==> build 68 <==
## calc_top
module calc_top (
   input              clk,
   input              rst,
   input      [15:0]  data_x,
   input      [1:0]   KEY,
   input      [6:0]   SW,
   output     [7:0]   HEX0,
   output     [7:0]   HEX1,
   output     [7:0]   HEX2,
   output     [7:0]   HEX3,
   output     [7:0]   HEX4,
   output     [7:0]   HEX5,
   output     [1:0]   LEDR
   );
wire [3:0] bcd2, bcd1, bcd0;
wire neg;
wire [15:0] smooth_out;
wire nothing;
wire [9:0] BCD_in;
smooth_filter my_filter (.clk(clk), .reset(rst), .in(data_x[15:0]), .SW(SW[1:0]), .out(smooth_out));
cal my_cal (.clk(clk), .KEY(KEY), .SW(SW[6:2]), .smooth_out(smooth_out), .LEDR(LEDR[1:0]), .nothing(nothing), .BCD_in(BCD_in));
bin2bcd my_bin2bcd (.bin(BCD_in), .bcd2(bcd2), .bcd1(bcd1), .bcd0(bcd0), .neg(neg));
seg7 my_seg7 (.HEX0(HEX0), .HEX1(HEX1), .HEX2(HEX2), .HEX3(HEX3), .HEX4(HEX4), .HEX5(HEX5), .clk(clk), .rst(rst), .nothing(nothing), .display({bcd2, bcd1, bcd0}), .neg(neg));
endmodule
clock: 42.0 ns
lec_check: 0
cap_margin: 20
core_margin: 2
core_utilization: 61
cts_cluster_diameter: 136
cts_cluster_size: 28
gpl_routability_driven: 1
min_routing_layer: met1
place_density_lb_addon: 0.18
setup_slack_margin: 5.0
slew_margin: 20
tns_end_percent: 75
run.sh (not shown) runs the stock make flow with config.mk's settings and CLKGATE_MAP_FILE=.
==> build 58 (differences from build 68) <==
CAP_MARGIN = 30   (was 20)
CELL_PAD_IN_SITES_DETAIL_PLACEMENT = 1   (was unset)
CELL_PAD_IN_SITES_GLOBAL_PLACEMENT = 3   (was unset)
CORE_MARGIN = 8   (was 2)
CORE_UTILIZATION = 53   (was 61)
CTS_CLUSTER_DIAMETER = unset   (was 136)
CTS_CLUSTER_SIZE = unset   (was 28)
GPL_ROUTABILITY_DRIVEN = 0   (was 1)
GPL_TIMING_DRIVEN = 0   (was unset)
MIN_ROUTING_LAYER = unset   (was met1)
PLACE_DENSITY = 0.76   (was unset)
PLACE_DENSITY_LB_ADDON = unset   (was 0.18)
SETUP_SLACK_MARGIN = unset   (was 5.0)
TNS_END_PERCENT = unset   (was 75)
==> flow/constraint.sdc (replaced) <==
create_clock -name core_clock -period 34.5 [get_ports {clk}]
set_input_delay 6.9000 -clock core_clock [delete_from_list [all_inputs] [get_ports {clk}]]
set_output_delay 6.9000 -clock core_clock [all_outputs]
set_load 0.01 [all_outputs]
==> trial 3 (differences from build 68) <==
ABC_AREA = 1   (was unset)
CORE_UTILIZATION = 19   (was 61)
CTS_CLUSTER_DIAMETER = unset   (was 136)
CTS_CLUSTER_SIZE = unset   (was 28)
GPL_ROUTABILITY_DRIVEN = unset   (was 1)
MIN_ROUTING_LAYER = unset   (was met1)
PLACE_DENSITY_LB_ADDON = unset   (was 0.18)
SETUP_SLACK_MARGIN = unset   (was 5.0)
SLEW_MARGIN = 25   (was 20)
TNS_END_PERCENT = unset   (was 75)
==> flow/constraint.sdc (replaced) <==
create_clock -name core_clock -period 28.0 [get_ports {clk}]
set_input_delay 5.6000 -clock core_clock [delete_from_list [all_inputs] [get_ports {clk}]]
set_output_delay 5.6000 -clock core_clock [all_outputs]
set_load 0.01 [all_outputs]
==> comparison table <==
	build 68	trial 3	build 58
Outcome	complete, no violations	complete, no violations	complete, no violations
Sequential group share of total power	49.3%	42.4%	40.6%
Total number of vias	10500	9642	11100
Critical Path Max Stage Delay	0.72 ns	0.59 ns	0.75 ns
CP max-delay cell	sky130_fd_sc_hd__a211oi_1	sky130_fd_sc_hd__fa_1	sky130_fd_sc_hd__nor4_2
Share of the synthesized netlist area taken by xor and xnor gates	2.73%	1.25%	2.73%
Cell depth of the worst flop-to-flop path	35	37	35
Total power draw	0.000592 W	0.00103 W	0.000875 W
AND-OR/OR-AND share of the synthesized area	10.8%	4.48%	10.8%
Cell Type Count	99	57	99
Biggest fanout along the worst timing path	11	16	11
Post-detailed-route via-to-cell ratio	6.05	3.57	5.85
Placement Rows	62	109	66

---

==> inputs of run a <==
calc_top again, from the RTL that the note above started with.
clock: 44.0 ns
lec_check: 0
cap_margin: 20
core_margin: 2
core_utilization: 15
slew_margin: 20
==> run b (differences from run a) <==
==> flow/config.mk (replaced) <==
export PLATFORM = sky130hd
export DESIGN_NAME = calc_top
export DESIGN_NICKNAME = calc_top
export VERILOG_FILES = /design/flow/design.v
export SDC_FILE = /design/flow/constraint.sdc
export NUM_CORES = 4
export LEC_CHECK = 0
export CAP_MARGIN = 30
export CELL_PAD_IN_SITES_DETAIL_PLACEMENT = 2
export CELL_PAD_IN_SITES_GLOBAL_PLACEMENT = 2
export CORE_ASPECT_RATIO = 1.48
export CORE_MARGIN = 8
export CORE_UTILIZATION = 53
export CTS_CLUSTER_DIAMETER = 142
export GPL_ROUTABILITY_DRIVEN = 0
export GPL_TIMING_DRIVEN = 1
export MIN_ROUTING_LAYER = met1
export PLACE_DENSITY = 0.76
export SLEW_MARGIN = 0
==> flow/constraint.sdc (replaced) <==
create_clock -name core_clock -period 17.7 [get_ports {clk}]
set_input_delay 3.5400 -clock core_clock [delete_from_list [all_inputs] [get_ports {clk}]]
set_output_delay 3.5400 -clock core_clock [all_outputs]
set_load 0.01 [all_outputs]
==> results <==
Run a completed with no timing, DRC or antenna violations. Run b died in detailed placement.
Synthesized cell count is the same in run a and run b.
Synthesized area is the same in run a and run b.
Of run b and run a, run a has the higher die area (gap 67%, measured against run a).

---

==> inputs of tundra <==
calc_top again, from the RTL that the note above started with.
// calc_top
module calc_top (
   input              clk,
   input              rst,
   input      [15:0]  data_x,
   input      [1:0]   KEY,
   input      [6:0]   SW,
   output     [7:0]   HEX0,
   output     [7:0]   HEX1,
   output     [7:0]   HEX2,
   output     [7:0]   HEX3,
   output     [7:0]   HEX4,
   output     [7:0]   HEX5,
   output     [1:0]   LEDR
   );
clock: 17.0 ns
lec_check: 0
cap_margin: 30
core_aspect_ratio: 1.15
core_margin: 2
core_utilization: 72
cts_cluster_diameter: 183
place_density: 0.76
setup_slack_margin: 4.96
slew_margin: 20
==> willow (differences from tundra) <==
- ABC_AREA: not set -> 1
- CAP_MARGIN: 30 -> 15
- CORE_ASPECT_RATIO: 1.15 -> not set
- CTS_CLUSTER_DIAMETER: 183 -> 92
- PLACE_DENSITY: 0.76 -> not set
- SETUP_SLACK_MARGIN: 4.96 -> not set
==> flow/constraint.sdc (replaced) <==
create_clock -name core_clock -period 20.6 [get_ports {clk}]
set_input_delay 4.1200 -clock core_clock [delete_from_list [all_inputs] [get_ports {clk}]]
set_output_delay 4.1200 -clock core_clock [all_outputs]
set_load 0.01 [all_outputs]
==> results <==
willow did not get past global routing. tundra aborted during clock tree synthesis (DPL-0033). In willow the area after synthesis is lower than in tundra, by 4.4%. Against willow, the synthesized cell count of tundra is smaller by about 10%. Die size: tundra is higher than willow (about 4.5%).
No activity file was given, so power comes from the tool's default toggle rates.
